Design cpu, start of the top module:
module cpu(
	input clk,
	input reset,
	input logic [15:0] i_mem_rddata,
	input logic i_mem_wait,  
	input logic i_mem_rddatavalid,  
	output logic [15:0] o_mem_wrdata,
	output logic [15:0] o_mem_addr,
	output logic o_mem_rd,
	output logic o_mem_wr
);
Settings: LEC_CHECK=0, ABC_AREA=1, CAP_MARGIN=20, CORE_MARGIN=2, CORE_UTILIZATION=71, CTS_CLUSTER_SIZE=17, PLACE_DENSITY=0.35, SETUP_SLACK_MARGIN=-0.11, SLEW_MARGIN=20; clock period 2.23 ns.
run.sh (not shown) runs the stock make flow with config.mk's settings and CLKGATE_MAP_FILE=.
The baseline stopped in global routing (5_1_grt).
Edit:
ABC_AREA = default   (was 1)
CORE_UTILIZATION = 67   (was 71)
CTS_CLUSTER_SIZE = default   (was 17)
PLACE_DENSITY = default   (was 0.35)
SETUP_SLACK_MARGIN = default   (was -0.11)
clock period = 3.91 ns   (was 2.23 ns; I/O delays follow)
=> With this change the flow finished but fails on negative setup slack. Die size is higher by 8.0%. Synthesized area is higher by 2.1%. Synthesized cell count is lower by 11%.
Edit:
CORE_UTILIZATION = 65   (was 67)
clock period = 3.26 ns   (was 3.91 ns; I/O delays follow)
What happened: The new run finished with negative setup slack left; power increases by 25%; via count shrinks by 0.72%; maximum frequency rose by 1.5%; count of clock-buffer cells in the layout rises by 3.
Edit:
ABC_AREA = 1   (was default)
CORE_UTILIZATION = 62   (was 65)
clock period = 2.13 ns   (was 3.26 ns; I/O delays follow)
=>
- The changed run finished but failed the layout checks on negative setup slack
- total power came out higher by 65%
- final area came out higher by 7.2%
- cell count came out higher by about 17%
Edit:
ABC_AREA = default   (was 1)
CORE_UTILIZATION = 66   (was 62)
clock period = 3.96 ns   (was 2.13 ns; I/O delays follow)
What happened: The new run reached the layout checks and failed them: negative setup slack; clock skew went up by 0.021 ns; design area is lower by 8.6%; total power is lower by 52%; die size fell by 4.0%; synthesized area increases by 2.1%; routed wire length shrinks by 16%; clock-buffer cell count falls by 13; non-clock buffer count goes down by 153.
Edit:
ABC_AREA = 1   (was default)
CORE_UTILIZATION = 70   (was 66)
SETUP_SLACK_MARGIN = 0.81   (was default)
clock period = 4.48 ns   (was 3.96 ns; I/O delays follow)
Result: The new run went through all stages and came out clean. Count of clock-buffer cells in the layout climbs by 7. Fmax rises by about 5%. Register-to-register slack improves by 0.74 ns. Final area went down by about 6%. Total power went down by 14%. Routed wire length is lower by about 0.8%. Sequential share of layout area rises by 2.6 points. First-iteration DRC count climbs by 38%. Clock power decreases by about 15%. Via count went up by 2.7%. Setup slack gets better by 0.74 ns.

========
cpu again, from the RTL that the note above started with.
Design cpu, start of the top module:
module cpu(
	input clk,
	input reset,
	input logic [15:0] i_mem_rddata,
	input logic i_mem_wait,  
	input logic i_mem_rddatavalid,  
	output logic [15:0] o_mem_wrdata,
	output logic [15:0] o_mem_addr,
	output logic o_mem_rd,
	output logic o_mem_wr
);
	logic PC_write;
	logic Addr_sel;
	logic mem_rd;
	logic mem_wr;
	logic MDR_load;
	logic IR_load;
	logic OpA_sel;
	logic OpAB_load;
	logic [1:0] ALU_1_sel;
	logic [1:0] ALU_2_sel;
	logic [1:0] ALUop_sel;
	logic ALU_out;
	logic RF_write;
	logic Reg_in;
	logic Flag_write;
	logic RF_write_call;
	logic mov_hi;
	logic N, Z, imm;
	logic [3:0] instr;
	datapath data(
		.rst(reset),
		.clk(clk), 
		.i_mem_rddata(i_mem_rddata),
		.i_PC_write(PC_write),
		.i_Addr_sel(Addr_sel),
		.i_mem_wr(mem_wr),
		.i_MDR_load(MDR_load),
		.i_IR_load(IR_load),
		.i_OpA_sel(OpA_sel),
		.i_OpAB_load(OpAB_load),
		.i_ALU_1_sel(ALU_1_sel),
		.i_ALU_2_sel(ALU_2_sel),
		.i_ALUop_sel(ALUop_sel),
		.i_ALU_out(ALU_out),
		.i_RF_write(RF_write),
		.i_Reg_in(Reg_in),
		.i_Flag_write(Flag_write),
		.i_RF_write_call(RF_write_call),
		.i_mov_hi(mov_hi),
		.o_N(N),
		.o_Z(Z),
		.o_instr(instr),
		.o_mem_wrdata(o_mem_wrdata),
		.o_mem_addr(o_mem_addr),
		.o_mem_rd(mem_rd),
		.o_mem_wr(mem_wr),
		.o_imm(imm)
	);
	control control(
		.rst(reset),
		.clk(clk),
		.i_N(N),
		.i_Z(Z),
		.i_instr(instr),
		.i_imm(imm),
		.i_mem_wait(i_mem_wait),
  ...
make LEC_CHECK=0 CAP_MARGIN=20 CELL_PAD_IN_SITES_DETAIL_PLACEMENT=2 CORE_ASPECT_RATIO=0.55 CORE_MARGIN=10 CORE_UTILIZATION=53 CTS_CLUSTER_DIAMETER=358 CTS_CLUSTER_SIZE=25 GPL_TIMING_DRIVEN=0 MAX_ROUTING_LAYER=met5 PLACE_DENSITY_LB_ADDON=0.23 SETUP_SLACK_MARGIN=0.46 SLEW_MARGIN=15 finish   # period 5.3 ns
The baseline failed in detailed placement on DPL-0033.
Edit:
- CELL_PAD_IN_SITES_DETAIL_PLACEMENT: 2 -> not set
- CORE_ASPECT_RATIO: 0.55 -> not set
- CORE_MARGIN: 10 -> 2
- CORE_UTILIZATION: 53 -> 65
- CTS_CLUSTER_DIAMETER: 358 -> not set
- CTS_CLUSTER_SIZE: 25 -> not set
- GPL_TIMING_DRIVEN: 0 -> not set
- MAX_ROUTING_LAYER: met5 -> not set
- PLACE_DENSITY_LB_ADDON: 0.23 -> not set
- SETUP_SLACK_MARGIN: 0.46 -> 0.81
- SLEW_MARGIN: 15 -> 20
- clock period: 5.3 -> 3.38 ns (I/O delays scaled with it)
With this change the flow ran to the end with violations: negative setup slack.
Synthesized area stays the same.
Synthesized cell count does not change.
Die area falls by about 33%.
Edit:
- CORE_UTILIZATION: 65 -> 40
- SETUP_SLACK_MARGIN: 0.81 -> not set
- clock period: 3.38 -> 4.8 ns (I/O delays scaled with it)
Now the flow produced a clean layout.
Total power falls by 39%.
Cell area falls by 7.3%.
Wire length falls by 2.4%.
Count of clock-buffer cells in the layout falls by 7.
Non-clock buffer count falls by 135.
Via count falls by 11%.
Die area rises by 61%.
Edit:
- ABC_AREA: not set -> 1
- CAP_MARGIN: 20 -> 25
- CELL_PAD_IN_SITES_GLOBAL_PLACEMENT: not set -> 1
- CORE_UTILIZATION: 40 -> 71
- CTS_CLUSTER_DIAMETER: not set -> 118
- CTS_CLUSTER_SIZE: not set -> 29
- GPL_TIMING_DRIVEN: not set -> 0
- HOLD_SLACK_MARGIN: not set -> 0.17
- MAX_ROUTING_LAYER: not set -> met5
- PLACE_DENSITY_LB_ADDON: not set -> 0.29
The changed run ended with an error in global placement without I/O.
Die size fell by 44%.
Area after synthesis fell by 2.1%.
Synthesized cell count rose by 12%.
Edit:
- ABC_AREA: 1 -> not set
- CAP_MARGIN: 25 -> 20
- CELL_PAD_IN_SITES_GLOBAL_PLACEMENT: 1 -> not set
- CORE_UTILIZATION: 71 -> 40
- CTS_CLUSTER_DIAMETER: 118 -> not set
- CTS_CLUSTER_SIZE: 29 -> not set
- GPL_TIMING_DRIVEN: 0 -> not set
- HOLD_SLACK_MARGIN: 0.17 -> not set
- MAX_ROUTING_LAYER: met5 -> not set
- PLACE_DENSITY_LB_ADDON: 0.29 -> not set
- clock period: 4.8 -> 4.73 ns (I/O delays scaled with it)
What happened: The new run finished clean; die area rose by 79%; synthesized area rose by 2.1%; synthesized cell count fell by 11%.
Edit:
- ABC_AREA: not set -> 1
- CORE_UTILIZATION: 40 -> 70
- clock period: 4.73 -> 2.4 ns (I/O delays scaled with it)
=> The changed run stopped in global routing, error GRT-0232; die size fell by 43%; synthesized area went down by 2.1%; synthesized cell count went up by 12%.
Power figures rest on the tool's default switching activity, not on a simulated workload.
